==> flow/design.v <==
module Mips_Processor (
    input             clk,
    input             rst,
    output     [15:0] mem_addr,
    output            mem_wr,
    output     [15:0] mem_wdata,
    input      [15:0] mem_rdata,
    output reg        wb_we,
    output reg [3:0]  wb_rd,
    output reg [15:0] wb_data
);
    localparam OP_ADD  = 4'd0,  OP_ADDM = 4'd1,  OP_SUB = 4'd2,  OP_ADDI = 4'd3;
    localparam OP_MUL  = 4'd4,  OP_AND  = 4'd5,  OP_SHL = 4'd6,  OP_LW   = 4'd7;
    localparam OP_LWI  = 4'd8,  OP_SW   = 4'd9,  OP_SWI = 4'd10, OP_CLR  = 4'd11;
    localparam OP_LI   = 4'd12, OP_CMP  = 4'd13, OP_BNE = 4'd14, OP_J    = 4'd15;
    reg  [15:0] pc;
    reg         ifid_valid;
    reg  [15:0] ifid_instr, ifid_pcp2;
    reg         idex_valid;
    reg  [3:0]  idex_op, idex_r1, idex_r2;
    reg  [15:0] idex_v1, idex_v2, idex_imm;
    reg         exmem_valid;
    reg  [3:0]  exmem_op, exmem_rd;
    reg  [15:0] exmem_res, exmem_s;
    reg         exmem_phase;
    reg  [15:0] sr, hi, lo;
    reg  [15:0] rf [0:15];
    function writes_reg(input [3:0] op);
        writes_reg = (op == OP_ADD) || (op == OP_ADDM) || (op == OP_SUB) || (op == OP_ADDI) ||
                     (op == OP_AND) || (op == OP_SHL) || (op == OP_LW) || (op == OP_LWI) ||
                     (op == OP_CLR) || (op == OP_LI);
    endfunction
    function uses_ba(input [3:0] op);
        uses_ba = (op == OP_ADDM) || (op == OP_LW) || (op == OP_LWI) || (op == OP_SW) || (op == OP_SWI);
    endfunction
    function uses_mem(input [3:0] op);
        uses_mem = uses_ba(op);
    endfunction
    function is_load(input [3:0] op);
        is_load = (op == OP_ADDM) || (op == OP_LW) || (op == OP_LWI);
    endfunction
    function b_is_reg(input [3:0] op);
        b_is_reg = (op == OP_ADD) || (op == OP_SUB) || (op == OP_MUL) || (op == OP_AND) || (op == OP_CMP);
    endfunction
    function b_shifted(input [3:0] op);
        b_shifted = (op == OP_ADDM) || (op == OP_LW) || (op == OP_LI);
    endfunction
    function real_rd(input [3:0] r);
        real_rd = (r != 4'd0) && (r != 4'd9) && (r != 4'd12) && (r != 4'd13);
    endfunction
    wire mem_port   = exmem_valid && uses_mem(exmem_op);
    wire two_phase  = (exmem_op == OP_LWI) || (exmem_op == OP_SWI);
    wire stall_mem  = exmem_valid && two_phase && !exmem_phase;
    wire [15:0] data_addr = exmem_res;
    assign mem_addr  = mem_port ? data_addr : pc;
    assign mem_wr    = exmem_valid && ((exmem_op == OP_SW) || (exmem_op == OP_SWI && exmem_phase));
    assign mem_wdata = exmem_s;
    reg [15:0] mem_result;
    always @* begin
        case (exmem_op)
            OP_ADDM:       mem_result = exmem_s + mem_rdata;
            OP_LW, OP_LWI: mem_result = mem_rdata;
            default:       mem_result = exmem_res;
        endcase
    end
    wire mem_we       = exmem_valid && writes_reg(exmem_op) && !stall_mem;
    wire mem_fwd_ok   = exmem_valid && writes_reg(exmem_op) && !is_load(exmem_op) && real_rd(exmem_rd);
    wire wb_real      = wb_we && real_rd(wb_rd);
    function [15:0] fwd(input [3:0] r, input [15:0] v);
        if (mem_fwd_ok && exmem_rd == r)
            fwd = exmem_res;
        else if (wb_real && wb_rd == r)
            fwd = wb_data;
        else
            fwd = v;
    endfunction
    wire [15:0] f1 = fwd(idex_r1, idex_v1);
    wire [15:0] f2 = fwd(idex_r2, idex_v2);
    wire [15:0] ex_a = uses_ba(idex_op) ? f2 : f1;
    wire [15:0] ex_b = b_is_reg(idex_op) ? f2 : idex_imm;
    wire [16:0] ex_diff = {1'b0, ex_a} + {1'b0, ~ex_b} + 17'd1;
    wire        ex_eq   = (ex_a == ex_b);
    wire [31:0] ex_prod = ex_a * ex_b;
    wire [15:0] ex_shl  = (ex_b[15:4] != 12'd0) ? 16'd0 : (ex_a << ex_b[3:0]);
    reg [15:0] ex_res;
    always @* begin
        case (idex_op)
            OP_SUB:  ex_res = ex_diff[15:0];
            OP_AND:  ex_res = ex_a & ex_b;
            OP_SHL:  ex_res = ex_shl;
            OP_CLR:  ex_res = 16'd0;
            OP_LI:   ex_res = ex_b;
            default: ex_res = ex_a + ex_b;
        endcase
    end
    wire [15:0] ex_sr = {ex_eq, ex_diff[15], ex_diff[16],
                         (ex_a[15] != ex_b[15]) && (ex_diff[15] != ex_a[15]), 12'd0};
    wire [3:0]  id_op = ifid_instr[15:12];
    wire [3:0]  id_r1 = ifid_instr[11:8];
    wire [3:0]  id_r2 = uses_ba(id_op) ? 4'd10 : ifid_instr[7:4];
    wire [15:0] id_sx = {{8{ifid_instr[7]}}, ifid_instr[7:0]};
    wire [15:0] id_imm = b_shifted(id_op) ? {id_sx[14:0], 1'b0} : id_sx;
    function [15:0] rd_reg(input [3:0] r);
        if (r == 4'd0)
            rd_reg = 16'd0;
        else if (r == 4'd9)
            rd_reg = sr;
        else if (r == 4'd12)
            rd_reg = hi;
        else if (r == 4'd13)
            rd_reg = lo;
        else if (wb_real && wb_rd == r)
            rd_reg = wb_data;
        else
            rd_reg = rf[r];
    endfunction
    wire id_reads1 = ifid_valid && (id_op != OP_LI) && (id_op != OP_CLR) && (id_op != OP_BNE) &&
                     (id_op != OP_J) && (!uses_ba(id_op) || id_op == OP_ADDM || id_op == OP_SW || id_op == OP_SWI);
    wire id_reads2 = ifid_valid && (b_is_reg(id_op) || uses_ba(id_op));
    wire ex_load   = idex_valid && writes_reg(idex_op) && is_load(idex_op);
    wire load_use  = ex_load && ((id_reads1 && id_r1 == idex_r1) || (id_reads2 && id_r2 == idex_r1));
    function spec_hit(input [3:0] r);
        spec_hit = idex_valid && (((idex_op == OP_CMP) && r == 4'd9) ||
                                  ((idex_op == OP_MUL) && (r == 4'd12 || r == 4'd13)));
    endfunction
    wire spec_use  = (id_reads1 && spec_hit(id_r1)) || (id_reads2 && spec_hit(id_r2));
    wire stall_id  = load_use || spec_use;
    wire id_go     = ifid_valid && !stall_mem && !stall_id;
    wire ex_cmp    = idex_valid && (idex_op == OP_CMP);
    wire br_taken  = ifid_valid && (id_op == OP_BNE) && (ex_cmp ? !ex_eq : !sr[15]);
    wire redirect  = id_go && (br_taken || id_op == OP_J);
    wire [15:0] br_target = ifid_pcp2 + {id_sx[14:0], 1'b0};
    wire [15:0] j_target  = {ifid_pcp2[15:13], ifid_instr[11:0], 1'b0};
    wire fetch    = !mem_port;                  
    wire if_hold  = stall_mem || (ifid_valid && stall_id);
    wire [15:0] pcp2 = pc + 16'd2;
    integer i;
    always @(posedge clk) begin
        if (rst) begin
            pc <= 16'd0;
            ifid_valid <= 1'b0;
            idex_valid <= 1'b0;
            exmem_valid <= 1'b0;
            exmem_phase <= 1'b0;
            wb_we <= 1'b0;
            sr <= 16'd0;
            hi <= 16'd0;
            lo <= 16'd0;
            for (i = 0; i < 16; i = i + 1)
                rf[i] <= 16'd0;
        end else begin
            if (wb_real)
                rf[wb_rd] <= wb_data;
            wb_we   <= mem_we;
            wb_rd   <= exmem_rd;
            wb_data <= mem_result;
            if (stall_mem) begin
                exmem_phase <= 1'b1;
                exmem_res   <= mem_rdata;
                idex_v1     <= f1;
                idex_v2     <= f2;
            end else begin
                exmem_valid <= idex_valid && (idex_op != OP_BNE) && (idex_op != OP_J);
                exmem_op    <= idex_op;
                exmem_rd    <= idex_r1;
                exmem_res   <= ex_res;
                exmem_s     <= f1;
                exmem_phase <= 1'b0;
                if (idex_valid && idex_op == OP_CMP)
                    sr <= ex_sr;
                if (idex_valid && idex_op == OP_MUL) begin
                    hi <= ex_prod[31:16];
                    lo <= ex_prod[15:0];
                end
                idex_valid <= id_go;
                idex_op    <= id_op;
                idex_r1    <= id_r1;
                idex_r2    <= id_r2;
                idex_v1    <= rd_reg(id_r1);
                idex_v2    <= rd_reg(id_r2);
                idex_imm   <= id_imm;
            end
            if (redirect) begin
                pc <= (id_op == OP_J) ? j_target : br_target;
                ifid_valid <= 1'b0;
            end else if (!if_hold) begin
                if (fetch) begin
                    pc <= pcp2;
                    ifid_valid <= 1'b1;
                    ifid_instr <= mem_rdata;
                    ifid_pcp2  <= pcp2;
                end else begin
                    ifid_valid <= 1'b0;
                end
            end
        end
    end
endmodule
==> flow/run.sh <==
#!/bin/bash
# the make line also repeats each setting of config.mk as NAME=value (left out here)
make -C /OpenROAD-flow-scripts/flow DESIGN_CONFIG=/design/flow/config.mk WORK_HOME=/design/flow/orfs CLKGATE_MAP_FILE= finish
==> flow/config.mk <==
export PLATFORM = sky130hd
export DESIGN_NAME = Mips_Processor
export DESIGN_NICKNAME = Mips_Processor
export VERILOG_FILES = /design/flow/design.v
export SDC_FILE = /design/flow/constraint.sdc
export NUM_CORES = 4
export LEC_CHECK = 0
export CAP_MARGIN = 20
export CORE_MARGIN = 2
export CORE_UTILIZATION = 72
export PLACE_DENSITY = 0.64
export SETUP_SLACK_MARGIN = -0.44
export SLEW_MARGIN = 20
==> flow/constraint.sdc <==
create_clock -name core_clock -period 7.51 [get_ports {clk}]
set_input_delay 1.5020 -clock core_clock [delete_from_list [all_inputs] [get_ports {clk}]]
set_output_delay 1.5020 -clock core_clock [all_outputs]
set_load 0.01 [all_outputs]
==> results of run 1 <==
## area by class of cell
class	instances	area share
multi-input combinational	2723	0.5122
sequential	462	0.3056
timing repair buffer	511	0.09868
clock buffer	59	0.02885
inverter	302	0.02657
tap	672	0.01937
clock inverter	30	0.008069
antenna	12	0.0006917
## metal layers
layer | GRT usage | vias up | wire length, µm
met3 | 0.1938 | 1547 | 27020
met5 | 0.01379 | - | 158
li1 | - | 13790 | -
met1 | 0.6615 | 16460 | 44960
met2 | 0.8094 | 4338 | 62190
met4 | 0.4621 | 10 | 18490
## repair_timing
item                       CTS  global route
pin swaps                   34            41
setup buffers               33            23
hold buffers                 0             0
setup endpoints to repair   14            19
resized                     66           107
gates cloned                 2             2
## metrics by stage
stage	hold WS, ns	cells	setup WS (ns)
2_1_floorplan	0.4244	3727	-0.4845
6_report	0.4800	4771	-0.7607
4_1_cts	0.4777	4735	-0.4859
3_5_place_dp	0.4670	4619	-0.8604
5_1_grt	0.4907	4767	-0.9245
3_3_place_gp	0.4603	4617	-0.6638
==> flow_summary.ini, run 1 <==
; generated from flow reports
[run_status]
status = complete, but fails checks
check.faults = setup timing

[yosys]
syn_inst = 3664
synth-main-ff-cell = edfxtp_1
synth-compound-area-share = 0.1364
yosysWarnings = 1
syn_area_mm2 = 0.03646
topCellsByArea = edfxtp_1, fa_1, ha_1
synth.most_common_cell = nand2_1
ys_sh_mux = 0.08512
yosys.stat.seqShare = 0.3638
synthDominantCellAreaShare = 0.3303
synthArstFlopShare = 0
synth.distinct_cells = 88
yosys.area.top_type = edfxtp_1
ys_cells = 3664
ys_sh_xor = 0.02825
synth-simple-area-share = 0.1637
synthAdderAreaFrac = 0.1660
top_logic_kind = adder cells
numSynthFlops = 462
yosys_area_mm2 = 0.03646
syn_avg_cell_area_um2 = 9.950
synth-edff-count = 401
synthTopCellsByCount = nand2_1, edfxtp_1, nor2_1, inv_1, and2_1

[floorplanning]
die_y_um = 229.0
std_cell_rows = 82
fp_util = 0.7281
pin_count = 72
die_w_um = 229.0
die-area_mm2 = 0.05245
core-area_mm2 = 0.05007

[global_route]
antenna_found_initial = 10
grt_pass1_vias = 35160
grt_pass1_wl_mm = 216.0
track_usage = 0.5544
overflow = 0
grt_max_degree = 81

[critical_path]
startpoint = exmem_op[0]
r2r_slack_ns = -0.76
cp_max_fo = 7
arrival_ns = 8.78
critical_path_depth = 35
rr_endpoint = hi[11]
r2r-start = exmem_op[0]
critPathBufInv = 10
cpPeakStageDelay_ns = 0.59
cp-start-kind = flop
critPathRequiredTime_ns = 8.02
slowest_stage = or4b_4
crit_path_end_kind = flop
path_common_cell = fa_1
worst_r2r_path_depth = 35
worstSetupPathType = flop to flop
setup.worst_path.end = hi[11]
crit_family = adder cells

[final_timing]
hold_viol = 0
fin_ws_ns = -0.7607
period_minus_slack_ns = 8.271
finalSetupViolations = 22
finalMaxSlewViolations = 0
post-route-period-util = 1.101
max_slew_margin = 0.1823
worst_pin_slew_ns = 1.225
finalSetupTns_ns = -8.819
fin_worst_skew_ns = 0.07086
max_freq_ghz = 0.1209
rsz0062_at_grt = true

[cts]
path_clk_slew_ns = 0.06
cts_tree = yes
htree_levels = 2
clkLatencyLatePin_ns = 0.66
clk_path_buf_depth = 3
clock_sinks = 462
cts_buffers = 48
root_buffer = clkbuf_16

[hold_path]
holdPathStages = 2
min_to = lo[15]
min_path_type = flop to flop
min_from = lo[15]

[placement]
io_buffers = 71
place_area_mm2 = 0.04067
gp_congestion = 1.100
place_hpwl_mm = 97.85

[drt]
dr.pass1.iters = 17
ant_nets = 0
drtIter0Drc = 7756
route.vias.total = 36140
vias_per_cell = 7.576
drc = 0
wl_mm = 152.8
route.detailed.wl_per_inst_um = 32.03

[layout]
final_nets = 4431
fillers = 2484
logic_area_mm2 = 0.02224
area.growth.synth_to_final_pct = 19.09
postLayoutCoreUtil = 0.8671
design_area_mm2 = 0.04342
regArea_mm2 = 0.01327

[job]
maxCapViolCount = 0
tool_warnings = 49
==> inputs of run 2 (changes only) <==
- ABC_AREA: unset -> 1
- CORE_UTILIZATION: 72 -> 68
- CTS_CLUSTER_DIAMETER: unset -> 377
- MAX_ROUTING_LAYER: unset -> met4
- PLACE_DENSITY: 0.64 -> 0.6
- SETUP_SLACK_MARGIN: -0.44 -> unset
- TNS_END_PERCENT: unset -> 5
- clock period: 7.51 -> 6.15 ns (I/O delays scaled with it)
==> run 2 against run 1 <==
Against the previous run: the layout still fails its checks (setup timing); worst setup slack worse by 0.68 ns; maximum frequency increased by 9.0%; critical path depth down 3; synthesized cell count grew 24%; critical path type unchanged.
==> flow_summary.ini, run 2 <==
; generated from flow reports
[drt]
routed-wl-met2_mm = 62.16
met1Wirelength_mm = 47.74
route.detailed.wl_per_inst_um = 26.27
wl_met3_mm = 28.45
route.vias.total = 39280
ant_nets = 0
maxUsedRoutingLayer = met4
wl_mm = 152.5
drc = 0
drtIter0Drc = 8075
dr.pass1.iters = 22
vias_per_cell = 6.765

[final_timing]
max_slew_margin = 0.06822
fin_worst_skew_ns = 0.05616
post-route-period-util = 1.234
finalMaxSlewViolations = 0
rsz0062_at_grt = true
period_minus_slack_ns = 7.589
hold_viol = 0
fin_ws_ns = -1.439
finalSetupViolations = 73
worst_pin_slew_ns = 1.380
max_freq_ghz = 0.1318

[yosys]
syn_area_mm2 = 0.03667
yosys.area.top_type = edfxtp_1
yosysWarnings = 1
synthArstFlopShare = 0
synth-compound-area-share = 0.1440
ys_cells = 4537
synth.distinct_cells = 68
synth-edff-count = 401
synthDominantCellAreaShare = 0.3284
synthAdderAreaFrac = 0.1651
topCellsByArea = edfxtp_1, fa_1, nand2_1
numSynthFlops = 462
ys_sh_xor = 0.01935
synth-main-ff-cell = edfxtp_1
yosys.stat.seqShare = 0.3617
ys_sh_mux = 0.0008189
top_logic_kind = simple AND/OR/NAND/NOR gates
synthTopCellsByCount = nand2_1, inv_1, nor2_1, edfxtp_1, a21oi_1
syn_avg_cell_area_um2 = 8.082
synth-simple-area-share = 0.2195
synth.most_common_cell = nand2_1
syn_inst = 4537
yosys_area_mm2 = 0.03667

[placement]
place_area_mm2 = 0.04116
gp_congestion = 1.083
io_buffers = 71
place_hpwl_mm = 100.4
dp.cells = 5579
pre_cts_slack_ns = -0.9813

[critical_path]
startpoint = wb_rd[0]
crit_family = adder cells
cpPeakStageDelay_ns = 0.57
slowest_stage = edfxtp_1
cp_max_fo = 7
worst_r2r_path_depth = 32
rr_endpoint = hi[7]
r2r-start = wb_rd[0]
critPathRequiredTime_ns = 6.71
setup.worst_path.end = hi[7]
worstSetupPathType = flop to flop
critPathBufInv = 9
cp-start-kind = flop
path_common_cell = fa_1
arrival_ns = 8.15
r2r_slack_ns = -1.44
crit_path_end_kind = flop
critical_path_depth = 32

[cts]
clkLatencyLatePin_ns = 0.67
root_buffer = clkbuf_16
path_clk_slew_ns = 0.09
clock_sinks = 462
htree_levels = 2
cts_tree = yes
cts_buffers = 48
cts-hold-fix-buffers = 0
clk_path_buf_depth = 3

[floorplanning]
fp_util = 0.6841
die_w_um = 236.2
die-area_mm2 = 0.05580
pin_count = 72
die_y_um = 236.2
core-area_mm2 = 0.05360
std_cell_rows = 85

[global_route]
overflow = 0
antenna_found_initial = 7
track_usage = 0.5288
grt_pass1_vias = 36350
grt_pass1_wl_mm = 213.9
grt_max_degree = 86

[layout]
design_area_mm2 = 0.04503
area.growth.synth_to_final_pct = 22.80
final_cells = 5806
final_nets = 5438

[job]
tool_warnings = 48
maxCapViolCount = 0

[hold_path]
min_path_type = flop to flop
min_to = ifid_pcp2[0]
min_from = pc[0]
holdPathStages = 0

[run_status]
check.faults = setup timing
status = complete, but fails checks
[run 2: cell type report]
cell class              instances  area, µm²
flip-flops and latches        462      13270
repair inverters                1      6.256
multi-input cells            3314      21530
repair buffers                633       5465
inverters                     595       2277
fillers                      3086       8571
clock inverters                30      287.8
clock buffers                  60       1287
well taps                     696      870.8
diodes                         15      37.54
[run 2: per-layer routing]
layer,vias to the layer above,global-route usage
met5,-,-
met4,0,0.3090
met2,4129,0.7436
met3,1229,0.2172
met1,17840,0.6398
li1,16080,-
[run 2: repair_timing]
item,4_1_cts,5_1_grt
pin swaps,34,76
buffers inserted,70,48
setup endpoints to repair,23,122
resized,112,247
endpoints found under the hold margin,0,0
cloned,3,2
[run 2: through the flow]
stage               hold WS (ns)    util  setup TNS (ns)
global placement          0.4107  0.7679          -13.71
CTS                       0.4417  0.8162          -15.56
floorplan                 0.4082       -          -5.816
finish                    0.4432  0.8401          -34.22
detailed placement        0.4266  0.7679          -16.97
global route              0.4518  0.8398          -33.43
==> inputs of run 3 (changes only) <==
- ABC_AREA: 1 -> unset
- CAP_MARGIN: 20 -> 5
- CELL_PAD_IN_SITES_DETAIL_PLACEMENT: unset -> 1
- CORE_UTILIZATION: 68 -> 40
- CTS_CLUSTER_DIAMETER: 377 -> 130
- GPL_TIMING_DRIVEN: unset -> 0
- HOLD_SLACK_MARGIN: unset -> 0.24
- MAX_ROUTING_LAYER: met4 -> unset
- PLACE_DENSITY: 0.6 -> unset
- PLACE_DENSITY_LB_ADDON: unset -> 0.22
- SETUP_SLACK_MARGIN: unset -> 0.76
- TNS_END_PERCENT: 5 -> unset
- clock period: 6.15 -> 11.0 ns (I/O delays scaled with it)
==> run 3 against run 2 <==
Against the previous run: now clean on timing, DRC and antenna; core utilization fell by 38 points; synthesized cell count fell by 19%; clock skew fell by 0.0020 ns; critical path type unchanged; largest cell class unchanged.
==> flow_summary.ini, run 3 <==
; generated from flow reports
[hold_path]
min_from = idex_op[1]
holdPathStages = 0
min_path_type = flop to flop
min_to = exmem_op[1]

[final_timing]
max_freq_ghz = 0.1012
max_slew_margin = 0.1412
finalMaxSlewViolations = 0
finalSetupViolations = 0
fin_worst_skew_ns = 0.05420
post-route-period-util = 0.8984
rsz0062_at_grt = false
fin_ws_ns = 1.117
finalSetupTns_ns = 0
hold_viol = 0
worst_pin_slew_ns = 1.278
period_minus_slack_ns = 9.883

[layout]
final_cells = 5097
area.growth.synth_to_final_pct = 13.26
final_nets = 4261
fillers = 10120

[critical_path]
r2r-start = exmem_op[0]
path_common_cell = fa_1
r2r_slack_ns = 1.12
crit_path_end_kind = flop
slowest_stage = fa_1
setup.worst_path.end = hi[15]
cp_max_fo = 10
critPathBufInv = 10
rr_endpoint = hi[15]
startpoint = exmem_op[0]
worst_r2r_path_depth = 33
cp-start-kind = flop
arrival_ns = 10.36
critical_path_depth = 33
critPathRequiredTime_ns = 11.48
worstSetupPathType = flop to flop
crit_family = adder cells
cpPeakStageDelay_ns = 0.58

[placement]
io_buffers = 71
place_hpwl_mm = 118.0
dp.cells = 4987
pre_cts_slack_ns = -0.2454
gp_congestion = 0.9653

[yosys]
yosys.area.top_type = edfxtp_1
ys_sh_mux = 0.08512
synth-compound-area-share = 0.1364
synthTopCellsByCount = nand2_1, edfxtp_1, nor2_1, inv_1, and2_1
synthDominantCellAreaShare = 0.3303
yosys.stat.seqShare = 0.3638
synthAdderAreaFrac = 0.1660
synth-simple-area-share = 0.1637
synthArstFlopShare = 0
synth-main-ff-cell = edfxtp_1
yosys_area_mm2 = 0.03646
syn_area_mm2 = 0.03646
topCellsByArea = edfxtp_1, fa_1, ha_1
yosysWarnings = 1
numSynthFlops = 462
syn_avg_cell_area_um2 = 9.950
ys_sh_xor = 0.02825
synth-edff-count = 401
synth.distinct_cells = 88
synth.most_common_cell = nand2_1
syn_inst = 3664
ys_cells = 3664
top_logic_kind = adder cells

[floorplanning]
die_w_um = 305.9
pin_count = 72
fp_util = 0.4044
die-area_mm2 = 0.09357
core-area_mm2 = 0.09015
die_y_um = 305.9
std_cell_rows = 110

[cts]
clock_sinks = 462
path_clk_slew_ns = 0.06
root_buffer = clkbuf_16
htree_levels = 2
clk_path_buf_depth = 3
cts_buffers = 50
cts_tree = yes
clkLatencyLatePin_ns = 0.65
cts-hold-fix-buffers = 0

[global_route]
track_usage = 0.3302
grt_pass1_wl_mm = 225.7
overflow = 0
grt_pass1_vias = 32530
antenna_found_initial = 9
grt_max_degree = 36

[drt]
ant_nets = 0
route.vias.total = 32150
drc = 0
drtIter0Drc = 3710
wl_mm = 156.1
dr.pass1.iters = 5
vias_per_cell = 6.308
route.detailed.wl_per_inst_um = 30.63

[job]
maxCapViolCount = 0
tool_warnings = 43

[run_status]
status = finished clean
run 3: cell type report:
class	instances	area, µm²	share of cell area
diodes	1	2.502	0.00006060
well taps	1176	1471	0.03564
plain buffers	241	993.5	0.02406
inverters	302	1144	0.02770
flip-flops and latches	462	13260	0.3212
clock inverters	40	528.0	0.01279
clock buffers	54	1266	0.03067
repair buffers	99	1005	0.02433
multi-input cells	2722	21620	0.5236
run 3: through the flow:
step | instance area [µm²] | util | hold WS (ns)
floorplan | 36690 | - | 0.4244
global placement | 38870 | 0.4312 | 0.4285
detailed placement | 39150 | 0.4343 | 0.4309
CTS | 41050 | 0.4554 | 0.4479
global route | 41290 | 0.4580 | 0.4547
finish | 41290 | 0.4580 | 0.4499
run 3: per-layer routing:
metal,global-route usage,routed length [µm],vias up
li1,-,-,13440
met1,0.4355,61390,16350
met5,0,73,-
met3,0.06097,14940,488
met2,0.5100,69180,1874
met4,0.1914,10540,10
run 3: timing repair:
action,CTS,global route
pin swaps,1,3
resized,32,38
setup buffers,2,13
setup endpoints to repair,12,9
==> inputs of run 4 (changes only) <==
- CELL_PAD_IN_SITES_DETAIL_PLACEMENT: 1 -> unset
- CORE_UTILIZATION: 40 -> 72
- CTS_CLUSTER_DIAMETER: 130 -> unset
- CTS_CLUSTER_SIZE: unset -> 49
- GPL_TIMING_DRIVEN: 0 -> unset
- HOLD_SLACK_MARGIN: 0.24 -> unset
- PLACE_DENSITY: unset -> 0.67
- PLACE_DENSITY_LB_ADDON: 0.22 -> unset
- SETUP_SLACK_MARGIN: 0.76 -> unset
- clock period: 11.0 -> 7.21 ns (I/O delays scaled with it)
==> run 4 against run 3 <==
Against the previous run: the run now fails in 5_1_grt; synthesized cell count unchanged; area after synthesis unchanged; die size down 44%.
==> flow_summary.ini, run 4 <==
; yosys + openroad results
[run_status]
status = did not finish
haltStage = 5_1_grt

[yosys]
yosys_area_mm2 = 0.03646
synth-main-ff-cell = edfxtp_1
ys_cells = 3664
top_logic_kind = adder cells
yosys.stat.seqShare = 0.3638
ys_sh_mux = 0.08512
syn_inst = 3664
topCellsByArea = edfxtp_1, fa_1, ha_1
synth-edff-count = 401
numSynthFlops = 462
synth-simple-area-share = 0.1637
synthDominantCellAreaShare = 0.3303
synthAdderAreaFrac = 0.1660
syn_area_mm2 = 0.03646
ys_sh_xor = 0.02825
yosys.area.top_type = edfxtp_1
syn_avg_cell_area_um2 = 9.950
synth.distinct_cells = 88
synthTopCellsByCount = nand2_1, edfxtp_1, nor2_1, inv_1, and2_1
synth.most_common_cell = nand2_1
yosysWarnings = 1
synth-compound-area-share = 0.1364
synthArstFlopShare = 0

[cts]
cts_buffers = 49
clock_sinks = 462
htree_levels = 2
clk_path_buf_depth = 3
cts-hold-fix-buffers = 0
root_buffer = clkbuf_16

[floorplanning]
die-area_mm2 = 0.05245
core-area_mm2 = 0.05007
pin_count = 72
std_cell_rows = 82
die_w_um = 229.0
die_y_um = 229.0
fp_util = 0.7281

[placement]
dp.cells = 4638
pre_cts_slack_ns = -1.465
gp_congestion = 1.073
io_buffers = 71
place_hpwl_mm = 99.73
-- run 4: what timing repair did --
item	CTS
setup endpoints to repair	24
setup buffers	41
cloned	1
gates resized	139
pin swaps	70
-- run 4: per-stage QoR --
step / area (µm²) / hold slack [ns] / utilization / setup TNS, ns
after floorplan: 37070 / 0.4244 / - / -5.227
after detailed placement: 40820 / 0.4596 / 0.8153 / -19.59
after global placement: 40800 / 0.4594 / 0.8148 / -14.31
after CTS: 43350 / 0.4689 / 0.8659 / -8.970
==> inputs of run 5 (changes only) <==
- CAP_MARGIN: 5 -> 20
- CORE_UTILIZATION: 72 -> 43
- CTS_CLUSTER_SIZE: 49 -> unset
- PLACE_DENSITY: 0.67 -> 0.6
- clock period: 7.21 -> 10.4 ns (I/O delays scaled with it)
==> run 5 against run 4 <==
Against the previous run: the run now finishes clean; area after synthesis did not move; die size rose by 66%; synthesized cell count did not move.
==> flow_summary.ini, run 5 <==
; generated from flow reports
[critical_path]
path_common_cell = fa_1
setup.worst_path.end = hi[15]
cpPeakStageDelay_ns = 0.69
startpoint = exmem_op[1]
critPathBufInv = 4
worst_r2r_path_depth = 27
worstSetupPathType = flop to flop
cp_max_fo = 30
critPathRequiredTime_ns = 10.85
crit_path_end_kind = flop
r2r_slack_ns = 0.63
rr_endpoint = hi[15]
arrival_ns = 10.22
cp-start-kind = flop
r2r-start = exmem_op[1]
crit_family = adder cells
critical_path_depth = 27
slowest_stage = or4b_1

[final_timing]
fin_ws_ns = 0.6343
fin_worst_skew_ns = 0.05387
period_minus_slack_ns = 9.766
max_slew_margin = 0.2255
max_freq_ghz = 0.1024
finalMaxSlewViolations = 0
hold_viol = 0
finalSetupViolations = 0
rsz0062_at_grt = false
post-route-period-util = 0.9390
finalSetupTns_ns = 0
worst_pin_slew_ns = 1.153

[layout]
area.growth.synth_to_final_pct = 11.86
final_nets = 4115

[yosys]
syn_area_mm2 = 0.03646
synth-compound-area-share = 0.1364
ys_cells = 3664
topCellsByArea = edfxtp_1, fa_1, ha_1
synth.distinct_cells = 88
syn_avg_cell_area_um2 = 9.950
synthDominantCellAreaShare = 0.3303
yosysWarnings = 1
synthTopCellsByCount = nand2_1, edfxtp_1, nor2_1, inv_1, and2_1
synth.most_common_cell = nand2_1
yosys.stat.seqShare = 0.3638
yosys.area.top_type = edfxtp_1
numSynthFlops = 462
synthArstFlopShare = 0
ys_sh_mux = 0.08512
synthAdderAreaFrac = 0.1660
ys_sh_xor = 0.02825
synth-edff-count = 401
top_logic_kind = adder cells
synth-simple-area-share = 0.1637
syn_inst = 3664
yosys_area_mm2 = 0.03646
synth-main-ff-cell = edfxtp_1

[placement]
place_hpwl_mm = 92.83
io_buffers = 71
pre_cts_slack_ns = 0.8114
gp_congestion = 0.9616

[run_status]
status = finished clean

[drt]
ant_nets = 0
num_antenna_cells = 0
dr.pass1.iters = 6
drc = 0
route.detailed.wl_per_inst_um = 26.35
route.vias.total = 29770
drtIter0Drc = 3411
wl_mm = 129.4
vias_per_cell = 6.062

[floorplanning]
die-area_mm2 = 0.08713
die_y_um = 295.2
die_w_um = 295.2
pin_count = 72
std_cell_rows = 106
core-area_mm2 = 0.08382
fp_util = 0.4349

[global_route]
use_met3 = 0.05728
grt_pass1_wl_mm = 192.2
use_met1 = 0.4259
grt_pass1_vias = 28790
antenna_found_initial = 3
grt_max_degree = 67
overflow = 0
busiest_layer = met2
track_usage = 0.2974
met2_usage = 0.4469

[hold_path]
min_from = pc[0]
holdPathStages = 0
min_to = ifid_pcp2[0]
min_path_type = flop to flop

[cts]
path_clk_slew_ns = 0.06
root_buffer = clkbuf_16
clock_sinks = 462
htree_levels = 2
cts_buffers = 53
clk_path_buf_depth = 3
cts_tree = yes
cts_resized = 0
cts-hold-fix-buffers = 0
cts_setup_buffers = 0
clkLatencyLatePin_ns = 0.63

[job]
tool_warnings = 43
maxCapViolCount = 0
==> run 5: final cells by class <==
type	count	area (µm²)
fill	7867	43040
multi-input combinational	2722	21510
sequential	462	13270
timing repair buffer	191	1617
tap	1134	1419
clock buffer	61	1366
inverter	302	1135
clock inverter	38	467.9
==> run 5: metal layers <==
layer / part of all wire / wire [µm]
met5: 0.00017 / 22
met4: 0.041 / 5269
met3: 0.10 / 13120
met2: 0.44 / 56390
met1: 0.42 / 54580
==> run 5: per-stage QoR <==
stage | utilization | hold WS, ns | area (µm²) | instances
floorplan | - | 0.4244 | 36690 | 3727
global route | 0.4865 | 0.4970 | 40780 | 4910
global placement | 0.4645 | 0.4514 | 38930 | 4810
detailed placement | 0.4645 | 0.4598 | 38940 | 4810
CTS | 0.4864 | 0.4744 | 40770 | 4909
finish | 0.4865 | 0.4784 | 40780 | 4910
==> inputs of run 6 (changes only) <==
- CORE_UTILIZATION: 43 -> 11
- clock period: 10.4 -> 16.6 ns (I/O delays scaled with it)
==> run 6 against run 5 <==
Against the previous run: still clean; area after synthesis unchanged; design area up 9.2%; non-clock buffer count down 28; core utilization down 35 points; worst setup slack better by 6.1 ns; routed wire length up 7.1%; critical path depth up 1; final cell count up 65%; synthesized cell count unchanged; first-iteration DRC count up 15%; highest routed layer unchanged.
==> flow_summary.ini, run 6 <==
; generated from flow reports
[run_status]
status = finished clean

[layout]
final_cells = 8119
final_nets = 4085
fillers = 37230
area.growth.synth_to_final_pct = 22.10

[floorplanning]
die-area_mm2 = 0.3360
core-area_mm2 = 0.3300
die_y_um = 579.7
fp_util = 0.1105
die_w_um = 579.7
std_cell_rows = 211
pin_count = 72

[yosys]
synth-compound-area-share = 0.1364
syn_avg_cell_area_um2 = 9.950
ys_sh_mux = 0.08512
synthArstFlopShare = 0
yosys.area.top_type = edfxtp_1
syn_inst = 3664
synth-main-ff-cell = edfxtp_1
synthDominantCellAreaShare = 0.3303
ys_sh_xor = 0.02825
synth-simple-area-share = 0.1637
synth.most_common_cell = nand2_1
top_logic_kind = adder cells
syn_area_mm2 = 0.03646
synthTopCellsByCount = nand2_1, edfxtp_1, nor2_1, inv_1, and2_1
yosys.stat.seqShare = 0.3638
ys_cells = 3664
synth-edff-count = 401
synthAdderAreaFrac = 0.1660
synth.distinct_cells = 88
numSynthFlops = 462
yosysWarnings = 1
yosys_area_mm2 = 0.03646
topCellsByArea = edfxtp_1, fa_1, ha_1

[final_timing]
finalSetupViolations = 0
finalSetupTns_ns = 0
fin_worst_skew_ns = 0.04769
finalMaxSlewViolations = 0
max_slew_margin = 0.2451
worst_pin_slew_ns = 1.132
period_minus_slack_ns = 9.904
post-route-period-util = 0.5966
rsz0062_at_grt = false
max_freq_ghz = 0.1010
hold_viol = 0

[hold_path]
min_path_type = flop to flop
holdPathStages = 0
min_from = pc[0]
min_to = ifid_pcp2[0]

[cts]
clkLatencyLatePin_ns = 0.64
cts_tree = yes
clk_path_buf_depth = 3
root_buffer = clkbuf_16
cts-hold-fix-buffers = 0
path_clk_slew_ns = 0.06
htree_levels = 2
cts_buffers = 51
clock_sinks = 462
cts_resized = 0
cts_setup_buffers = 0

[critical_path]
rr_endpoint = hi[15]
critPathBufInv = 5
arrival_ns = 10.38
cpPeakStageDelay_ns = 0.60
slowest_stage = nor3_4
r2r-start = exmem_op[0]
critical_path_depth = 28
crit_path_end_kind = flop
critPathRequiredTime_ns = 17.07
worst_r2r_path_depth = 28
cp_max_fo = 52
worstSetupPathType = flop to flop
r2r_slack_ns = 6.70
cp-start-kind = flop
path_common_cell = fa_1
crit_family = adder cells
setup.worst_path.end = hi[15]
startpoint = exmem_op[0]

[drt]
wl_mm = 138.6
route.detailed.wl_per_inst_um = 17.07
ant_nets = 0
dr.pass1.iters = 7
vias_per_cell = 3.665
drtIter0Drc = 3922
drc = 0
route.vias.total = 29760

[placement]
place_hpwl_mm = 102.9
gp_congestion = 0.9227
io_buffers = 71
dp.cells = 8015

[global_route]
antenna_found_initial = 8
overflow = 0
grt_pass1_wl_mm = 202.4
grt_max_degree = 65
track_usage = 0.07972
grt_pass1_vias = 28580

[job]
maxCapViolCount = 0
tool_warnings = 43
-- run 6: layer usage --
metal,GRT usage,share of wire,vias to the layer above
met5,0,0.00017,-
met3,0.01786,0.097,258
met4,0.03235,0.043,4
met1,0.1055,0.41,14830
li1,-,-,13070
met2,0.1246,0.45,1594
-- run 6: layout make-up --
cell class / instances / area (µm²) / share of cell area
Multi-Input combinational cell: 2722 / 21450 / 0.4819
Sequential cell: 462 / 13270 / 0.2981
Tap cell: 4366 / 5463 / 0.1227
Timing Repair Buffer: 163 / 1403 / 0.03151
Clock buffer: 68 / 1360 / 0.03055
Inverter: 302 / 1135 / 0.02549
Clock inverter: 28 / 415.4 / 0.009332
Antenna cell: 8 / 20.02 / 0.0004497
-- run 6: stage by stage --
step | setup slack [ns] | utilization | hold slack, ns | area (µm²)
floorplan | 7.837 | - | 0.4244 | 36690
global placement | 6.945 | 0.1294 | 0.4394 | 42710
detailed placement | 6.856 | 0.1294 | 0.4411 | 42710
CTS | 6.824 | 0.1348 | 0.4606 | 44490
global route | 6.158 | 0.1349 | 0.4944 | 44510
finish | 6.696 | 0.1349 | 0.4608 | 44510
==> inputs of run 7 (changes only) <==
- CORE_ASPECT_RATIO: unset -> 1.06
- CORE_MARGIN: 2 -> 6
- CORE_UTILIZATION: 11 -> 70
- CTS_CLUSTER_DIAMETER: unset -> 342
- CTS_CLUSTER_SIZE: unset -> 24
- GPL_ROUTABILITY_DRIVEN: unset -> 1
- GPL_TIMING_DRIVEN: unset -> 0
- HOLD_SLACK_MARGIN: unset -> 0.14
- PLACE_DENSITY: 0.6 -> 0.65
- SETUP_SLACK_MARGIN: unset -> 0.05
- SLEW_MARGIN: 20 -> 5
- TNS_END_PERCENT: unset -> 100
- clock period: 16.6 -> 9.25 ns (I/O delays scaled with it)
==> run 7 against run 6 <==
Against the previous run: the layout now fails its checks (setup timing); design area is 9.0% lower; critical path depth grew 8; routed wire length up 4.6%; global-route usage increased by 41 points; non-clock buffer count grew 231; clock skew shrank 0.0098 ns; sequential share of layout area rose by 2.9 points; largest cell class unchanged.
==> flow_summary.ini, run 7 <==
; generated from flow reports
[final_timing]
post-route-period-util = 1.007
worst_pin_slew_ns = 1.245
rsz0062_at_grt = true
finalMaxSlewViolations = 0
max_slew_margin = 0.1488
period_minus_slack_ns = 9.315
fin_ws_ns = -0.06516
fin_worst_skew_ns = 0.03789
hold_viol = 0
max_freq_ghz = 0.1074
worst_hold_slack_ns = 0.4599
finalSetupViolations = 3

[critical_path]
rr_endpoint = hi[11]
arrival_ns = 9.77
cpPeakStageDelay_ns = 0.59
worst_r2r_path_depth = 36
slowest_stage = fa_1
crit_family = adder cells
crit_path_end_kind = flop
r2r-start = exmem_op[0]
critical_path_depth = 36
setup.worst_path.end = hi[11]
worstSetupPathType = flop to flop
startpoint = exmem_op[0]
cp-start-kind = flop
path_common_cell = fa_1
cp_max_fo = 10
r2r_slack_ns = -0.07
critPathRequiredTime_ns = 9.71
critPathBufInv = 11

[yosys]
numSynthFlops = 462
synth.most_common_cell = nand2_1
topCellsByArea = edfxtp_1, fa_1, ha_1
synth-main-ff-cell = edfxtp_1
synth-edff-count = 401
synthDominantCellAreaShare = 0.3303
yosys.stat.seqShare = 0.3638
synth-simple-area-share = 0.1637
yosys.area.top_type = edfxtp_1
yosys_area_mm2 = 0.03646
synthAdderAreaFrac = 0.1660
syn_avg_cell_area_um2 = 9.950
synthArstFlopShare = 0
top_logic_kind = adder cells
ys_sh_xor = 0.02825
synthTopCellsByCount = nand2_1, edfxtp_1, nor2_1, inv_1, and2_1
yosysWarnings = 1
syn_inst = 3664
synth.distinct_cells = 88
syn_area_mm2 = 0.03646
synth-compound-area-share = 0.1364
ys_sh_mux = 0.08512
ys_cells = 3664

[drt]
route.vias.total = 33940
vias_per_cell = 7.413
ant_nets = 0
route.detailed.wl_per_inst_um = 31.66
wl_mm = 145.0
drc = 0
drtIter0Drc = 6017
dr.pass1.iters = 10

[global_route]
antenna_found_initial = 11
grt_max_degree = 58
track_usage = 0.4883
grt_pass1_wl_mm = 207.1
grt_pass1_vias = 33000
overflow = 0

[hold_path]
holdPathStages = 0
min_from = ifid_instr[9]
min_path_type = flop to flop
min_to = idex_r1[1]

[run_status]
check.faults = setup timing
status = complete, but fails checks

[floorplanning]
die_y_um = 247.0
fp_util = 0.7141
std_cell_rows = 85
core-area_mm2 = 0.05105
die-area_mm2 = 0.05770
die_w_um = 233.7
pin_count = 72

[placement]
gp_congestion = 1.116
io_buffers = 71
place_hpwl_mm = 106.4

[cts]
path_clk_slew_ns = 0.10
clkLatencyLatePin_ns = 0.63
clock_sinks = 462
htree_levels = 1
cts-hold-fix-buffers = 0
root_buffer = clkbuf_16
cts_buffers = 23
clk_path_buf_depth = 3
cts_tree = yes

[layout]
postLayoutCoreUtil = 0.7936
final_nets = 4288
area.growth.synth_to_final_pct = 11.13

[job]
tool_warnings = 47
maxCapViolCount = 0
-- run 7: per-layer routing --
metal  global-route usage  up-vias  part of all wire
met4               0.4039       10              0.12
met1               0.5522    15630              0.29
met3               0.1791     1272              0.16
met5             0.004464        -           0.00048
met2               0.7364     3562              0.42
li1                     -    13470                 -
-- run 7: final cells by class --
cell class / instances / area, µm²
diodes: 5 / 12.51
multi-input cells: 2722 / 21960
clock buffers: 39 / 635.6
flip-flops and latches: 462 / 13260
inverters: 302 / 1164
repair buffers: 158 / 1567
fillers: 3301 / 10540
plain buffers: 236 / 1057
clock inverters: 2 / 40.04
well taps: 652 / 815.8
-- run 7: through the flow --
step | worst slack, ns | cell area (µm²) | setup TNS [ns] | cells
global placement | -1.218 | 38220 | -50.76 | 4450
detailed placement | -1.612 | 38530 | -15.14 | 4469
floorplan | 0.4871 | 36690 | 0 | 3727
finish | -0.06516 | 40510 | -0.1570 | 4578
CTS | 0.002546 | 39640 | 0 | 4529
global route | -0.1108 | 40500 | -0.3211 | 4574
-- run 7: timing repair --
item	CTS	global route
pin swaps	7	30
setup endpoints to repair	18	13
resized	68	138
buffers inserted	23	40
==> inputs of run 8 (changes only) <==
- CORE_ASPECT_RATIO: 1.06 -> unset
- CORE_MARGIN: 6 -> 2
- CORE_UTILIZATION: 70 -> 64
- CTS_CLUSTER_DIAMETER: 342 -> unset
- CTS_CLUSTER_SIZE: 24 -> unset
- GPL_ROUTABILITY_DRIVEN: 1 -> unset
- GPL_TIMING_DRIVEN: 0 -> unset
- HOLD_SLACK_MARGIN: 0.14 -> unset
- PLACE_DENSITY: 0.65 -> unset
- SETUP_SLACK_MARGIN: 0.05 -> 2.28
- SLEW_MARGIN: 5 -> 20
- TNS_END_PERCENT: 100 -> unset
- clock period: 9.25 -> 7.84 ns (I/O delays scaled with it)
==> run 8 against run 7 <==
Against the previous run: still fails the layout checks on setup timing; final cell count increased by 5.9%; routed wire length fell by 4.7%; first-iteration DRC count decreased by 11%; synthesized cell count did not move; die size increased by 2.1%; clock skew is 0.044 ns higher; largest cell class unchanged.
==> flow_summary.ini, run 8 <==
; generated from flow reports
[final_timing]
hold_viol = 0
rsz0062_at_grt = true
fin_worst_skew_ns = 0.08201
max_freq_ghz = 0.1191
finalSetupViolations = 11
period_minus_slack_ns = 8.399
worst_hold_slack_ns = 0.4694
post-route-period-util = 1.071
fin_ws_ns = -0.5592
finalMaxSlewViolations = 0
worst_pin_slew_ns = 1.234
max_slew_margin = 0.1765

[hold_path]
min_to = ifid_pcp2[0]
min_path_type = flop to flop
min_from = pc[0]
holdPathStages = 0

[floorplanning]
pin_count = 72
fp_util = 0.6465
die-area_mm2 = 0.05889
die_w_um = 242.7
die_y_um = 242.7
core-area_mm2 = 0.05639
std_cell_rows = 87

[layout]
fillers = 3657
logic_area_mm2 = 0.02281
final_nets = 4436
regArea_mm2 = 0.01327
area.growth.synth_to_final_pct = 20.81

[cts]
htree_levels = 2
cts_tree = yes
path_clk_slew_ns = 0.06
root_buffer = clkbuf_16
cts-hold-fix-buffers = 0
clk_path_buf_depth = 3
cts_buffers = 48
clock_sinks = 462
clkLatencyLatePin_ns = 0.64

[critical_path]
critical_path_depth = 33
cp-start-kind = flop
path_common_cell = inv_1
setup.worst_path.end = hi[15]
critPathRequiredTime_ns = 8.40
slowest_stage = fa_2
cpPeakStageDelay_ns = 0.62
cp_max_fo = 7
rr_endpoint = hi[15]
crit_family = adder cells
r2r_slack_ns = -0.56
worst_r2r_path_depth = 33
arrival_ns = 8.95
worstSetupPathType = flop to flop
r2r-start = exmem_op[3]
crit_path_end_kind = flop
startpoint = exmem_op[3]
critPathBufInv = 11

[yosys]
synth-edff-count = 401
ys_sh_mux = 0.08512
ys_cells = 3664
ys_sh_xor = 0.02825
synth-main-ff-cell = edfxtp_1
top_logic_kind = adder cells
synth.most_common_cell = nand2_1
yosys.area.top_type = edfxtp_1
syn_avg_cell_area_um2 = 9.950
yosys.stat.seqShare = 0.3638
yosysWarnings = 1
yosys_area_mm2 = 0.03646
synthArstFlopShare = 0
synth.distinct_cells = 88
synth-simple-area-share = 0.1637
syn_inst = 3664
synthAdderAreaFrac = 0.1660
topCellsByArea = edfxtp_1, fa_1, ha_1
synthDominantCellAreaShare = 0.3303
synthTopCellsByCount = nand2_1, edfxtp_1, nor2_1, inv_1, and2_1
numSynthFlops = 462
syn_area_mm2 = 0.03646
synth-compound-area-share = 0.1364

[global_route]
overflow = 0
track_usage = 0.4635
grt_pass1_vias = 33280
antenna_found_initial = 5
grt_max_degree = 67
grt_pass1_wl_mm = 204.0

[job]
tool_warnings = 48
maxCapViolCount = 0

[drt]
vias_per_cell = 6.880
ant_nets = 0
drc = 0
dr.pass1.iters = 12
wl_mm = 138.2
drtIter0Drc = 5372
route.detailed.wl_per_inst_um = 28.50
route.vias.total = 33350

[run_status]
check.faults = setup timing
status = complete, but fails checks

[placement]
gp_congestion = 1.015
place_hpwl_mm = 98.95
pre_cts_slack_ns = -0.6542
io_buffers = 71
[run 8: layout make-up]
class	count	area share
well taps	756	0.02148
clock buffers	61	0.02884
multi-input cells	2723	0.5180
flip-flops and latches	462	0.3012
clock inverters	23	0.004517
repair inverters	1	0.0001705
inverters	302	0.02670
repair buffers	515	0.09875
diodes	5	0.0002841
[run 8: per-layer routing]
metal | part of all wire | global-route usage | wire, µm
met5 | 0.000094 | 0 | 13
met4 | 0.090 | 0.3190 | 12430
met3 | 0.14 | 0.1239 | 18890
met2 | 0.44 | 0.7120 | 60830
met1 | 0.33 | 0.5754 | 46000
[run 8: per-stage QoR]
stage	TNS, ns	instance area (µm²)	std cells	util
5_1_grt	-5.972	44030	4843	0.7809
4_1_cts	-1.014	43110	4806	0.7645
6_report	-3.147	44040	4848	0.7811
2_1_floorplan	-0.2029	37240	3727	-
3_5_place_dp	-4.862	40770	4689	0.7231
3_3_place_gp	-3.013	40770	4689	0.7230
[run 8: repair_timing]
action / CTS / global route
endpoints found under the setup margin: 89 / 74
cloned: 4 / 2
resized: 118 / 134
buffers inserted: 29 / 35
pin swaps: 41 / 65
==> inputs of run 9 (changes only) <==
- ABC_AREA: unset -> 1
- CORE_UTILIZATION: 64 -> 72
- CTS_CLUSTER_DIAMETER: unset -> 363
- PLACE_DENSITY: unset -> 0.64
- SETUP_SLACK_MARGIN: 2.28 -> -0.44
- clock period: 7.84 -> 6.99 ns (I/O delays scaled with it)
==> run 9 against run 8 <==
Against the previous run: highest routed layer unchanged; area after synthesis up 0.58%; first-iteration DRC count up 49%; the layout still fails its checks (setup timing); clock skew down 0.0065 ns.
==> flow_summary.ini, run 9 <==
; generated from flow reports
[final_timing]
max_freq_ghz = 0.1307
hold_viol = 0
fin_ws_ns = -0.6627
worst_pin_slew_ns = 1.264
period_minus_slack_ns = 7.653
finalSetupViolations = 20
fin_worst_skew_ns = 0.07551
worst_hold_slack_ns = 0.4486
finalSetupTns_ns = -7.419
finalMaxSlewViolations = 0
max_slew_margin = 0.1566
rsz0062_at_grt = true
post-route-period-util = 1.095

[run_status]
status = complete, but fails checks
check.faults = setup timing

[critical_path]
critical_path_depth = 38
arrival_ns = 8.18
r2r-start = wb_rd[0]
rr_endpoint = hi[13]
cp-start-kind = flop
r2r_slack_ns = -0.66
crit_path_end_kind = flop
slowest_stage = edfxtp_1
cp_max_fo = 9
worst_r2r_path_depth = 38
critPathBufInv = 11
crit_family = adder cells
startpoint = wb_rd[0]
cpPeakStageDelay_ns = 0.57
worstSetupPathType = flop to flop
critPathRequiredTime_ns = 7.52
setup.worst_path.end = hi[13]
path_common_cell = inv_1

[yosys]
synth-main-ff-cell = edfxtp_1
synthArstFlopShare = 0
synth.distinct_cells = 68
syn_avg_cell_area_um2 = 8.082
ys_sh_xor = 0.01935
synth.most_common_cell = nand2_1
synthTopCellsByCount = nand2_1, inv_1, nor2_1, edfxtp_1, a21oi_1
yosys.area.top_type = edfxtp_1
yosysWarnings = 1
synthAdderAreaFrac = 0.1651
syn_area_mm2 = 0.03667
synth-simple-area-share = 0.2195
synth-compound-area-share = 0.1440
syn_inst = 4537
yosys.stat.seqShare = 0.3617
topCellsByArea = edfxtp_1, fa_1, nand2_1
yosys_area_mm2 = 0.03667
ys_sh_mux = 0.0008189
numSynthFlops = 462
synthDominantCellAreaShare = 0.3284
top_logic_kind = simple AND/OR/NAND/NOR gates
ys_cells = 4537
synth-edff-count = 401

[global_route]
antenna_found_initial = 7
grt_pass1_wl_mm = 205.8
track_usage = 0.5212
overflow = 0
grt_pass1_vias = 35660
grt_max_degree = 83

[floorplanning]
core-area_mm2 = 0.05017
fp_util = 0.7309
die_y_um = 229.7
die-area_mm2 = 0.05275
die_w_um = 229.7
pin_count = 72
std_cell_rows = 82

[placement]
io_buffers = 71
gp_congestion = 1.092
dp.cells = 5417
place_hpwl_mm = 99.66
place_area_mm2 = 0.03984

[cts]
cts_tree = yes
clkLatencyLatePin_ns = 0.67
htree_levels = 2
path_clk_slew_ns = 0.07
cts_buffers = 48
clock_sinks = 462
clk_path_buf_depth = 3
root_buffer = clkbuf_16

[job]
maxCapViolCount = 0
tool_warnings = 46

[layout]
regArea_mm2 = 0.01327
design_area_mm2 = 0.04210
final_nets = 5211
final_cells = 5541
area.growth.synth_to_final_pct = 14.82
logic_area_mm2 = 0.02071
fillers = 3010

[hold_path]
min_path_type = flop to flop
holdPathStages = 0
min_from = pc[0]
min_to = ifid_pcp2[0]

[drt]
dr.pass1.iters = 13
drc = 0
vias_per_cell = 6.781
wl_mm = 141.8
drtIter0Drc = 8007
route.detailed.wl_per_inst_um = 25.59
ant_nets = 0
route.vias.total = 37570
run 9: timing repair:
item,in CTS,in global routing
hold buffers,0,0
buffers inserted,0,35
resized,0,101
setup endpoints to repair,0,18
run 9: routing by layer:
layer / up-vias / track usage / routed length (µm)
met5: - / 0.03676 / 376
li1: 15600 / - / -
met1: 17070 / 0.6477 / 45090
met3: 1092 / 0.2206 / 25970
met2: 3799 / 0.7542 / 58030
met4: 20 / 0.3149 / 12320
run 9: final cells by class:
cell class                 count  area share
timing repair inverter         1   0.0002080
tap                          672     0.01997
clock inverter                24    0.006360
sequential                   462      0.3151
multi-input combinational   3312      0.4920
inverter                     595     0.05394
timing repair buffer         408     0.08072
clock buffer                  66     0.03159
antenna                        1  0.00005944
run 9: per-stage QoR:
step,utilization,worst slack [ns]
detailed placement,0.7941,-0.2754
CTS,0.8259,-0.3648
global route,0.8391,-0.8030
global placement,0.7941,-0.1642
finish,0.8392,-0.6627
floorplan,-,-0.01787
==> inputs of run 10 (changes only) <==
- ABC_AREA: 1 -> unset
- CTS_CLUSTER_DIAMETER: 363 -> unset
- MAX_ROUTING_LAYER: unset -> met4
- PLACE_DENSITY: 0.64 -> unset
- SETUP_SLACK_MARGIN: -0.44 -> unset
- clock period: 6.99 -> 7.84 ns (I/O delays scaled with it)
==> run 10 against run 9 <==
Against the previous run: still fails the layout checks on setup timing; maximum frequency decreased by 6.6%; critical path depth is 5 lower; routed wire length increased by 6.0%; final cell count shrank 14%; global-route usage rose by 5.6 points; sequential cell count is the same; non-clock buffer count up 78; synthesized cell count fell by 19%; first-iteration DRC count fell by 0.31%; via count shrank 3.9%; clock skew down 0.037 ns.
==> flow_summary.ini, run 10 <==
; generated from flow reports
[run_status]
status = complete, but fails checks
check.faults = setup timing

[yosys]
synth-simple-area-share = 0.1637
syn_avg_cell_area_um2 = 9.950
synthDominantCellAreaShare = 0.3303
numSynthFlops = 462
yosys_area_mm2 = 0.03646
synthAdderAreaFrac = 0.1660
syn_inst = 3664
synth-edff-count = 401
synth.distinct_cells = 88
yosys.stat.seqShare = 0.3638
topCellsByArea = edfxtp_1, fa_1, ha_1
synthTopCellsByCount = nand2_1, edfxtp_1, nor2_1, inv_1, and2_1
ys_sh_xor = 0.02825
ys_sh_mux = 0.08512
top_logic_kind = adder cells
yosysWarnings = 1
synth.most_common_cell = nand2_1
syn_area_mm2 = 0.03646
yosys.area.top_type = edfxtp_1
synth-compound-area-share = 0.1364
synth-main-ff-cell = edfxtp_1
ys_cells = 3664
synthArstFlopShare = 0

[drt]
route.detailed.wl_per_inst_um = 31.67
drtIter0Drc = 7982
ant_nets = 0
drc = 0
wl_mm = 150.3
route.vias.total = 36110
vias_per_cell = 7.606
dr.pass1.iters = 17

[global_route]
grt_pass1_wl_mm = 218.9
grt_max_degree = 65
antenna_found_initial = 9
grt_pass1_vias = 35820
track_usage = 0.5770
overflow = 0

[cts]
clk_path_buf_depth = 3
root_buffer = clkbuf_16
clock_sinks = 462
htree_levels = 2
cts-hold-fix-buffers = 0
cts_buffers = 49
clkLatencyLatePin_ns = 0.63
path_clk_slew_ns = 0.07
cts_tree = yes

[job]
maxCapViolCount = 0
tool_warnings = 50

[hold_path]
holdPathStages = 2
min_path_type = flop to flop
min_to = lo[1]
min_from = lo[1]

[critical_path]
worst_r2r_path_depth = 33
arrival_ns = 8.66
cp_max_fo = 14
critPathBufInv = 10
crit_family = adder cells
slowest_stage = or4b_1
setup.worst_path.end = hi[15]
crit_path_end_kind = flop
critical_path_depth = 33
critPathRequiredTime_ns = 8.30
cpPeakStageDelay_ns = 0.58
path_common_cell = fa_1
rr_endpoint = hi[15]
r2r-start = exmem_op[3]
cp-start-kind = flop
startpoint = exmem_op[3]
worstSetupPathType = flop to flop
r2r_slack_ns = -0.36

[placement]
dp.cells = 4575
gp_congestion = 1.108
place_hpwl_mm = 96.96
io_buffers = 71
pre_cts_slack_ns = -0.7997

[final_timing]
fin_ws_ns = -0.3575
hold_viol = 0
rsz0062_at_grt = true
max_freq_ghz = 0.1220
finalSetupViolations = 11
finalSetupTns_ns = -2.158
max_slew_margin = 0.1917
finalMaxSlewViolations = 0
period_minus_slack_ns = 8.197
worst_pin_slew_ns = 1.211
post-route-period-util = 1.046
fin_worst_skew_ns = 0.03816

[floorplanning]
core-area_mm2 = 0.05007
pin_count = 72
std_cell_rows = 82
die-area_mm2 = 0.05245
die_y_um = 229.0
fp_util = 0.7281
die_w_um = 229.0

[layout]
final_nets = 4406
area.growth.synth_to_final_pct = 18.97
final_cells = 4747
==> run 10: area by class of cell <==
| type | instances | area, µm² |
|---|---|---|
| diodes | 15 | 37.54 |
| clock buffers | 54 | 1255 |
| clock inverters | 34 | 367.9 |
| fillers | 2473 | 6695 |
| inverters | 302 | 1160 |
| multi-input cells | 2722 | 22310 |
| flip-flops and latches | 462 | 13270 |
| well taps | 672 | 840.8 |
| repair buffers | 486 | 4131 |
==> run 10: repair_timing <==
item                       CTS  global route
resized                    130            74
pin swaps                   61            24
gates cloned                 0             2
buffers inserted            49            19
setup endpoints to repair   23            19
==> run 10: layer usage <==
| metal | global-route usage | share of wire |
|---|---|---|
| met4 | 0.4738 | 0.12 |
| met3 | 0.2241 | 0.17 |
| met1 | 0.6507 | 0.30 |
| met5 | - | 0 |
| met2 | 0.8120 | 0.41 |
==> run 10: stage by stage <==
step           utilization  hold WS, ns  cell area (µm²)
2_1_floorplan            -       0.4244            37040
3_3_place_gp        0.8058       0.4530            40340
3_5_place_dp        0.8063       0.4615            40370
4_1_cts             0.8558       0.4743            42850
5_1_grt             0.8662       0.4936            43370
6_report            0.8663       0.4781            43370
==> inputs of run 11 (changes only) <==
- CAP_MARGIN: 20 -> 15
- CELL_PAD_IN_SITES_GLOBAL_PLACEMENT: unset -> 3
- CORE_ASPECT_RATIO: unset -> 1.08
- CORE_MARGIN: 2 -> 9
- CORE_UTILIZATION: 72 -> 47
- CTS_CLUSTER_SIZE: unset -> 72
- GPL_ROUTABILITY_DRIVEN: unset -> 0
- GPL_TIMING_DRIVEN: unset -> 0
- PLACE_DENSITY: unset -> 0.44
- clock period: 7.84 -> 11.0 ns (I/O delays scaled with it)
==> run 11 against run 10 <==
Against the previous run: the run now finishes clean; core utilization shrank 33 points; register-to-register slack better by 0.61 ns; routed wire length grew 5.1%; worst setup slack better by 0.61 ns; maximum frequency fell by 24%; sequential cell count is the same; area after synthesis stayed put; non-clock buffer count decreased by 159; critical path type unchanged; critical endpoint unchanged.
==> flow_summary.ini, run 11 <==
; generated from flow reports
[hold_path]
min_to = idex_r1[1]
holdPathStages = 0
min_from = ifid_instr[9]
min_path_type = flop to flop

[yosys]
numSynthFlops = 462
synth-edff-count = 401
yosys.area.top_type = edfxtp_1
synth-main-ff-cell = edfxtp_1
synth-compound-area-share = 0.1364
synth.distinct_cells = 88
syn_avg_cell_area_um2 = 9.950
ys_sh_mux = 0.08512
topCellsByArea = edfxtp_1, fa_1, ha_1
yosysWarnings = 1
syn_inst = 3664
synthAdderAreaFrac = 0.1660
yosys_area_mm2 = 0.03646
syn_area_mm2 = 0.03646
synth.most_common_cell = nand2_1
top_logic_kind = adder cells
ys_sh_xor = 0.02825
synthTopCellsByCount = nand2_1, edfxtp_1, nor2_1, inv_1, and2_1
synthDominantCellAreaShare = 0.3303
synthArstFlopShare = 0
yosys.stat.seqShare = 0.3638
ys_cells = 3664
synth-simple-area-share = 0.1637

[critical_path]
r2r-start = exmem_op[3]
arrival_ns = 11.21
crit_family = adder cells
cp_max_fo = 10
setup.worst_path.end = hi[15]
r2r_slack_ns = 0.25
worst_r2r_path_depth = 35
slowest_stage = fa_1
critical_path_depth = 35
critPathBufInv = 10
rr_endpoint = hi[15]
startpoint = exmem_op[3]
cpPeakStageDelay_ns = 0.58
critPathRequiredTime_ns = 11.46
worstSetupPathType = flop to flop
cp-start-kind = flop
crit_path_end_kind = flop

[drt]
route.detailed.wl_per_inst_um = 32.02
drtIter0Drc = 3992
wl_mm = 157.9
ant_nets = 0
dr.pass1.iters = 8
drc = 0
vias_per_cell = 6.390
route.vias.total = 31520

[final_timing]
max_freq_ghz = 0.09301
period_minus_slack_ns = 10.75
post-route-period-util = 0.9774
max_slew_margin = 0.1490
worst_pin_slew_ns = 1.277
finalMaxSlewViolations = 0
hold_viol = 0
finalSetupViolations = 0
fin_worst_skew_ns = 0.04669

[job]
maxCapViolCount = 0
tool_warnings = 46

[floorplanning]
std_cell_rows = 105
die_y_um = 307.4
core-area_mm2 = 0.07646
die-area_mm2 = 0.08792
die_w_um = 286.0
fp_util = 0.4768
pin_count = 72

[cts]
clock_sinks = 462
htree_levels = 2
clk_path_buf_depth = 3
root_buffer = clkbuf_16
cts-hold-fix-buffers = 0
cts_buffers = 51
cts_tree = yes
clkLatencyLatePin_ns = 0.64
path_clk_slew_ns = 0.06
cts_setup_buffers = 0

[layout]
final_cells = 4933
fillers = 7002
final_nets = 4249
area.growth.synth_to_final_pct = 12.03

[global_route]
grt_pass1_wl_mm = 225.0
overflow = 0
grt_max_degree = 45
track_usage = 0.3643
grt_pass1_vias = 31190
antenna_found_initial = 15

[placement]
io_buffers = 71
place_hpwl_mm = 120.1
dp.cells = 4831

[run_status]
status = finished clean
[run 11: cell type report]
cell class	count	area (µm²)	share of cell area
antenna	10	25.02	0.0006127
buffer	239	948.4	0.02322
clock inverter	38	401.6	0.009834
inverter	302	1141	0.02794
clock buffer	56	1316	0.03223
sequential	462	13260	0.3247
multi-input combinational	2722	21520	0.5269
timing repair buffer	88	953.4	0.02334
tap	1016	1271	0.03113
[run 11: repair_timing]
action / 4_1_cts / 5_1_grt
resized: 1 / 21
endpoints found under the setup margin: 1 / 7
hold endpoints to repair: 0 / 0
[run 11: per-stage QoR]
stage	area (µm²)	setup TNS, ns	util	setup slack (ns)	hold WS, ns
6_report	40840	0	0.5341	0.2487	0.4461
5_1_grt	40830	-0.006709	0.5340	-0.006709	0.4566
3_3_place_gp	38670	-0.3996	0.5058	-0.2526	0.4319
3_5_place_dp	39020	-0.05184	0.5104	-0.05184	0.4349
2_1_floorplan	36690	0	-	2.237	0.4244
4_1_cts	40750	0	0.5329	0.09712	0.4477
[run 11: metal layers]
metal  part of all wire  track usage  wire length (µm)
met5                  0            -                 0
met4              0.077       0.2317             12160
met3              0.090      0.05592             14150
met2               0.46       0.5717             73220
met1               0.37       0.4374             58420
